run 1:
// LMFE
module LMFE ( clk, reset, Din, in_en, busy, out_valid, Dout, mem_cen, mem_wen, mem_addr, mem_d, mem_q);
==> flow/config.mk <==
export PLATFORM = sky130hd
export DESIGN_NAME = LMFE
export DESIGN_NICKNAME = LMFE
export VERILOG_FILES = /design/flow/design.v
export SDC_FILE = /design/flow/constraint.sdc
export NUM_CORES = 4
export LEC_CHECK = 0
export CAP_MARGIN = 0
export CELL_PAD_IN_SITES_DETAIL_PLACEMENT = 1
export CELL_PAD_IN_SITES_GLOBAL_PLACEMENT = 2
export CORE_ASPECT_RATIO = 1.06
export CORE_MARGIN = 2
export CORE_UTILIZATION = 20
export CTS_CLUSTER_DIAMETER = 77
export CTS_CLUSTER_SIZE = 30
export GPL_ROUTABILITY_DRIVEN = 0
export GPL_TIMING_DRIVEN = 0
export MAX_ROUTING_LAYER = met4
export MIN_ROUTING_LAYER = met2
export PLACE_DENSITY_LB_ADDON = 0.28
export SLEW_MARGIN = 40
==> flow/constraint.sdc <==
create_clock -name core_clock -period 2.85 [get_ports {clk}]
set_input_delay 0.5700 -clock core_clock [delete_from_list [all_inputs] [get_ports {clk}]]
set_output_delay 0.5700 -clock core_clock [all_outputs]
set_load 0.01 [all_outputs]
run.sh (not shown) runs the stock make flow with config.mk's settings and CLKGATE_MAP_FILE=.
What the final checks of run 1 revealed, after a flow that finished every stage, was a layout that fails on negative setup slack.
Input changes introduced in run 2 (baseline for comparison: run 1):
- CELL_PAD_IN_SITES_DETAIL_PLACEMENT removed (was 1)
- SLEW_MARGIN changed from 40 to 20
- CTS_CLUSTER_SIZE removed (was 30)
- GPL_ROUTABILITY_DRIVEN removed (was 0)
- PLACE_DENSITY_LB_ADDON removed (was 0.28)
- CAP_MARGIN changed from 0 to 20
- MIN_ROUTING_LAYER removed (was met2)
- CELL_PAD_IN_SITES_GLOBAL_PLACEMENT removed (was 2)
- CORE_ASPECT_RATIO removed (was 1.06)
- CTS_CLUSTER_DIAMETER removed (was 77)
- GPL_TIMING_DRIVEN removed (was 0)
- CORE_UTILIZATION changed from 20 to 65
- MAX_ROUTING_LAYER removed (was met4)
- the clock period (ns, I/O delays scaled along) changed from 2.85 to 3.25
## What came out
Run 2: all stages complete, timing, DRC and antenna checks passed. Run 2 -> run 1: number of register bits inferred by synthesis delta 0, exact match. Run 2 vs run 1 on buffers plus inverters on the worst setup path: run 2 is the lower one. Re share of cell area taken by flip-flops and latches: run 1 was lower than run 2.
Edits applied to the flow inputs when going from run 2 to run 3:
- swapping 65 for 16 in CORE_UTILIZATION
- swapping 3.25 for 4.21 in the clock period (ns, I/O delays scaled along)
Findings:
Against run 2, run 3 comes in about 0.9% lower on via count of the routed design.
Run 3 against run 2: wire length of the first global-routing pass has increased, vertical die dimension has increased.
Compared to run 2, run 3 has number of antenna cells inserted 1 higher.
Run 3 against run 2: synthesized cell count neither gained nor lost much, clock tree buffer count of the final layout went down 11%, detailed-routed wire length on met3 saw a decrease, utilization fell 55 points.
For run 3, the critical-path cell with the highest stage delay was sky130_fd_sc_hd__dfrtp_1, unlike run 2, where it was sky130_fd_sc_hd__or4_4.
For run 4, these inputs were changed with respect to run 3:
- setting CTS_CLUSTER_SIZE to 24 for the first time
- changing CORE_UTILIZATION from 16 to 65
- setting SETUP_SLACK_MARGIN to 0.85 for the first time
- setting CTS_CLUSTER_DIAMETER to 30 for the first time
- changing the clock period (ns, I/O delays scaled along) from 4.21 to 3.25
Notes after the runs:
Row total inserted antenna cells: run 4 lower / run 3 higher
[run 4 vs run 3] number of search-and-repair iterations in the first detailed-routing pass: higher in run 4
The placed wire-length estimate of run 4 was superior to that of run 3.
Total die area, run 3 and run 4, lower one = run 4.
~same post-detailed-route DRC marker count in run 3 and run 4
Changes observed in run 4 relative to run 3: routed wire length moved up, number of cells on the worst reg-to-reg path moved up, sequential share of layout area moved down, worst hold slack moved down.

---

Starting RTL as in the previous note.
// LMFE
module LMFE ( clk, reset, Din, in_en, busy, out_valid, Dout, mem_cen, mem_wen, mem_addr, mem_d, mem_q);
make LEC_CHECK=0 ABC_AREA=1 CAP_MARGIN=25 CELL_PAD_IN_SITES_DETAIL_PLACEMENT=1 CELL_PAD_IN_SITES_GLOBAL_PLACEMENT=0 CORE_MARGIN=9 CORE_UTILIZATION=42 GPL_ROUTABILITY_DRIVEN=0 HOLD_SLACK_MARGIN=0.23 MAX_ROUTING_LAYER=met4 MIN_ROUTING_LAYER=met1 PLACE_DENSITY_LB_ADDON=0.12 SETUP_SLACK_MARGIN=0.63 SLEW_MARGIN=20 finish   # period 2.64 ns
The baseline died in global routing with ODB-0269.
==> next run, changes <==
--- a/flow/config.mk
+++ b/flow/config.mk
@@ -9,6 +9,8 @@
 export CAP_MARGIN = 25
-export CELL_PAD_IN_SITES_DETAIL_PLACEMENT = 1
+export CELL_PAD_IN_SITES_DETAIL_PLACEMENT = 2
 export CELL_PAD_IN_SITES_GLOBAL_PLACEMENT = 0
+export CORE_ASPECT_RATIO = 1.28
 export CORE_MARGIN = 9
 export CORE_UTILIZATION = 42
+export CTS_CLUSTER_SIZE = 54
 export GPL_ROUTABILITY_DRIVEN = 0
After rerunning: Now the flow ended with an error in clock tree synthesis with DPL-0033. Die area hardly moves. Synthesized area is unchanged. Synthesized cell count does not change.
==> next run, changes <==
==> flow/config.mk (replaced) <==
export PLATFORM = sky130hd
export DESIGN_NAME = LMFE
export DESIGN_NICKNAME = LMFE
export VERILOG_FILES = /design/flow/design.v
export SDC_FILE = /design/flow/constraint.sdc
export NUM_CORES = 4
export LEC_CHECK = 0
export ABC_AREA = 1
export CAP_MARGIN = 20
export CORE_MARGIN = 2
export CORE_UTILIZATION = 72
export SLEW_MARGIN = 20
==> flow/constraint.sdc (replaced) <==
create_clock -name core_clock -period 5.38 [get_ports {clk}]
set_input_delay 1.0760 -clock core_clock [delete_from_list [all_inputs] [get_ports {clk}]]
set_output_delay 1.0760 -clock core_clock [all_outputs]
set_load 0.01 [all_outputs]
After rerunning: With this change the flow passed the timing, DRC and antenna checks. Die size falls by 46%. Area after synthesis stays the same. Synthesized cell count stays the same.
